==> job 3214: inputs <==
Design matrix_mul, start of the top module:
module matrix_mul(
    input wire clk,
    input wire reset,
    input wire start,
    input wire [8:0][7:0] matrix_a,
    input wire [8:0][7:0] matrix_b,
    output reg [8:0][15:0] result,
    output reg done
);
==> flow/config.mk <==
export PLATFORM = sky130hd
export DESIGN_NAME = matrix_mul
export DESIGN_NICKNAME = matrix_mul
export VERILOG_FILES = /design/flow/design.v
export SDC_FILE = /design/flow/constraint.sdc
export NUM_CORES = 4
export LEC_CHECK = 0
export CAP_MARGIN = 20
export CELL_PAD_IN_SITES_GLOBAL_PLACEMENT = 0
export CORE_ASPECT_RATIO = 1.9
export CORE_MARGIN = 2
export CORE_UTILIZATION = 45
export CTS_CLUSTER_DIAMETER = 336
export CTS_CLUSTER_SIZE = 71
export GPL_TIMING_DRIVEN = 1
export MAX_ROUTING_LAYER = met5
export PLACE_DENSITY = 0.41
export SETUP_SLACK_MARGIN = 0.72
export SLEW_MARGIN = 20
export TNS_END_PERCENT = 5
==> flow/constraint.sdc <==
create_clock -name core_clock -period 4.44 [get_ports {clk}]
set_input_delay 0.8880 -clock core_clock [delete_from_list [all_inputs] [get_ports {clk}]]
set_output_delay 0.8880 -clock core_clock [all_outputs]
set_load 0.01 [all_outputs]
run.sh (not shown) runs the stock make flow with config.mk's settings and CLKGATE_MAP_FILE=.
==> inputs of job 1150, as changes to job 3214 <==
==> flow/config.mk (replaced) <==
export PLATFORM = sky130hd
export DESIGN_NAME = matrix_mul
export DESIGN_NICKNAME = matrix_mul
export VERILOG_FILES = /design/flow/design.v
export SDC_FILE = /design/flow/constraint.sdc
export NUM_CORES = 4
export LEC_CHECK = 0
export CAP_MARGIN = 20
export CORE_MARGIN = 2
export CORE_UTILIZATION = 66
export SLEW_MARGIN = 20
export TNS_END_PERCENT = 70
==> flow/constraint.sdc (replaced) <==
create_clock -name core_clock -period 6.67 [get_ports {clk}]
set_input_delay 1.3340 -clock core_clock [delete_from_list [all_inputs] [get_ports {clk}]]
set_output_delay 1.3340 -clock core_clock [all_outputs]
set_load 0.01 [all_outputs]
==> inputs of job 2866, as changes to job 3214 <==
==> flow/config.mk (replaced) <==
export PLATFORM = sky130hd
export DESIGN_NAME = matrix_mul
export DESIGN_NICKNAME = matrix_mul
export VERILOG_FILES = /design/flow/design.v
export SDC_FILE = /design/flow/constraint.sdc
export NUM_CORES = 4
export LEC_CHECK = 0
export CAP_MARGIN = 20
export CORE_MARGIN = 2
export CORE_UTILIZATION = 40
export PLACE_DENSITY = 0.6
export SLEW_MARGIN = 20
==> flow/constraint.sdc (replaced) <==
create_clock -name core_clock -period 7.91 [get_ports {clk}]
set_input_delay 1.5820 -clock core_clock [delete_from_list [all_inputs] [get_ports {clk}]]
set_output_delay 1.5820 -clock core_clock [all_outputs]
set_load 0.01 [all_outputs]
==> results <==
Status: job 1150 aborted with a tool error; job 3214 finished with violations; job 2866 timing/DRC/antenna clean
Stage where the flow stopped: job 1150 global routing; job 3214 -; job 2866 -
Violated checks: job 1150 -; job 3214 negative setup slack; job 2866 -
Max-slew violations: job 1150 -; job 3214 0; job 2866 0
Rows: job 1150 49; job 3214 83; job 2866 63
Number of DRC markers in iteration 0: job 1150 -; job 3214 302; job 2866 600
Dpl ws: job 1150 -0.441 ns; job 3214 -2.27 ns; job 2866 0.378 ns
Number of buffers inserted to repair setup after CTS: job 1150 10; job 3214 13; job 2866 0
Leakage: job 1150 -; job 3214 7.31 nW; job 2866 6.49 nW
Uppermost layer routed: job 1150 -; job 3214 met4; job 2866 met4
Tap cell count: job 1150 -; job 3214 340; job 2866 390
Actual slew at the worst max-slew pin: job 1150 -; job 3214 0.850 ns; job 2866 1.09 ns
Longest individual stage delay on the worst path: job 1150 -; job 3214 0.57 ns; job 2866 0.51 ns
Filler cell count in the final layout: job 1150 -; job 3214 2053; job 2866 2592
Worst-Skew Late Latency: job 1150 -; job 3214 0.44 ns; job 2866 0.44 ns
Utilization of the core after routing: job 1150 -; job 3214 66.8%; job 2866 53.9%
R2r worst-path depth: job 1150 -; job 3214 23; job 2866 24
Share of the cycle needed by the critical path after routing: job 1150 -; job 3214 146%; job 2866 92.7%
CP Data Arrival Time: job 1150 -; job 3214 6.83 ns; job 2866 7.67 ns

---

==> run Z <==
==> flow/design.v <==
module matrix_mul(
    input wire clk,
    input wire reset,
    input wire start,
    input wire [8:0][7:0] matrix_a,
    input wire [8:0][7:0] matrix_b,
    output reg [8:0][15:0] result,
    output reg done
);
reg [3:0] state;
reg [3:0] i, j, k;
reg [15:0] sum;
localparam IDLE = 4'd0, MULTIPLY = 4'd1, DONE = 4'd2;
always @(posedge clk or posedge reset) begin
    if (reset) begin
        state <= IDLE;
        done <= 0;
        i <= 0;
        j <= 0;
        k <= 0;
        sum <= 0;
    end else begin
        case (state)
            IDLE: begin
                if (start) begin
                    state <= MULTIPLY;
                    i <= 0;
                    j <= 0;
                    k <= 0;
                    sum <= 0;
                    done <= 0;
                end
            end
            MULTIPLY: begin
                if (k == 3) begin
                    result[i*3 + j] <= sum;
                    sum <= 0;
                    k <= 0;
                    if (j == 2) begin
                        j <= 0;
                        if (i == 2) begin
                            state <= DONE;
                        end else begin
                            i <= i + 1;
                        end
                    end else begin
                        j <= j + 1;
                    end
                end else begin
                    sum <= sum + matrix_a[i*3 + k] * matrix_b[k*3 + j];
                    k <= k + 1;
                end
            end
            DONE: begin
                done <= 1;
                state <= IDLE;
            end
        endcase
    end
end
endmodule
==> flow/run.sh <==
#!/bin/bash
# the make line also repeats each setting of config.mk as NAME=value (left out here)
make -C /OpenROAD-flow-scripts/flow DESIGN_CONFIG=/design/flow/config.mk WORK_HOME=/design/flow/orfs CLKGATE_MAP_FILE= finish
==> flow/config.mk <==
export PLATFORM = sky130hd
export DESIGN_NAME = matrix_mul
export DESIGN_NICKNAME = matrix_mul
export VERILOG_FILES = /design/flow/design.v
export SDC_FILE = /design/flow/constraint.sdc
export NUM_CORES = 4
export LEC_CHECK = 0
export CAP_MARGIN = 0
export CELL_PAD_IN_SITES_GLOBAL_PLACEMENT = 0
export CORE_MARGIN = 8
export CORE_UTILIZATION = 40
export CTS_CLUSTER_DIAMETER = 31
export SETUP_SLACK_MARGIN = 1.51
export SLEW_MARGIN = 15
==> flow/constraint.sdc <==
create_clock -name core_clock -period 10.0 [get_ports {clk}]
set_input_delay 2.0000 -clock core_clock [delete_from_list [all_inputs] [get_ports {clk}]]
set_output_delay 2.0000 -clock core_clock [all_outputs]
set_load 0.01 [all_outputs]
==> run G: changes against run Z <==
==> flow/config.mk (replaced) <==
export PLATFORM = sky130hd
export DESIGN_NAME = matrix_mul
export DESIGN_NICKNAME = matrix_mul
export VERILOG_FILES = /design/flow/design.v
export SDC_FILE = /design/flow/constraint.sdc
export NUM_CORES = 4
export LEC_CHECK = 0
export CAP_MARGIN = 20
export CORE_MARGIN = 2
export CORE_UTILIZATION = 59
export HOLD_SLACK_MARGIN = 0.3
export SETUP_SLACK_MARGIN = -0.35
export SLEW_MARGIN = 20
==> flow/constraint.sdc (replaced) <==
create_clock -name core_clock -period 4.39 [get_ports {clk}]
set_input_delay 0.8780 -clock core_clock [delete_from_list [all_inputs] [get_ports {clk}]]
set_output_delay 0.8780 -clock core_clock [all_outputs]
set_load 0.01 [all_outputs]
==> run F: changes against run Z <==
==> flow/config.mk (replaced) <==
export PLATFORM = sky130hd
export DESIGN_NAME = matrix_mul
export DESIGN_NICKNAME = matrix_mul
export VERILOG_FILES = /design/flow/design.v
export SDC_FILE = /design/flow/constraint.sdc
export NUM_CORES = 4
export LEC_CHECK = 0
export CAP_MARGIN = 25
export CORE_ASPECT_RATIO = 0.5
export CORE_MARGIN = 2
export CORE_UTILIZATION = 55
export CTS_CLUSTER_DIAMETER = 376
export CTS_CLUSTER_SIZE = 80
export HOLD_SLACK_MARGIN = -0.07
export PLACE_DENSITY = 0.4
export SETUP_SLACK_MARGIN = 1.97
export SLEW_MARGIN = 5
export TNS_END_PERCENT = 15
==> summary of the runs <==
Run Z produced a clean layout. Run G finished but fails on setup timing. Run F finished with timing, DRC and antenna clean.
Against run Z, the power of run G is larger by about 130%.
The lowest sequential share of layout area belongs to run G, the highest to run F.
Of run Z and run G, run Z has the higher clock-buffer cell count (gap 1).
First-iteration DRC count: run F > run G > run Z.
Against run G, the sequential power of run F is lower by 56%.
Combinational power, lowest first: run F, run Z, run G.
In run F the register-to-register slack is better than in run Z, by 0.40 ns.
Between run F and run Z, the lower worst hold slack is in run Z (gap 0.0028 ns).
==> figures <==
| metric | run G | run F | run Z |
|---|---|---|---|
| Status | complete, but fails checks | complete, no violations | complete, no violations |
| Reasons for failing layout checks | setup timing | - | - |
| Wire length of the first global-routing pass | 56170 um | 48600 um | 53120 um |
| Cell area after placement | 16570 sq um | 15380 sq um | 15430 sq um |
| Sequential power | 1.78 mW | 0.783 mW | 0.782 mW |
| Total power draw | 3.593 mW | 1.527 mW | 1.533 mW |
| Required time of the critical path | 4.74 ns | 10.31 ns | 10.35 ns |
| Signal buffers share of area | 0.2466 | 0.1924 | 0.1855 |
| Arrival time at the worst endpoint | 7.00 ns | 7.76 ns | 8.20 ns |
| Plain + repair buffers | 460 | 305 | 299 |
| Logic power comb | 0.211 mW | 0.0809 mW | 0.0815 mW |
| Logic cell area | 7010 sq um | 6485 sq um | 6480 sq um |
| Min cycle time layout | 6.652 ns | 7.450 ns | 7.851 ns |
| Slew HR | 0.4042 | 0.3690 | 0.2354 |
| Internal power component | 2.723 mW | 1.215 mW | 1.180 mW |
| Final weighted congestion of routability-driven global placement | 0.8962 | 0.9033 | 0.9205 |
| Net switching power | 0.8701 mW | 0.3123 mW | 0.3531 mW |
| Count of tool warnings | 38 | 34 | 32 |
No activity file was given, so power comes from the tool's default toggle rates.
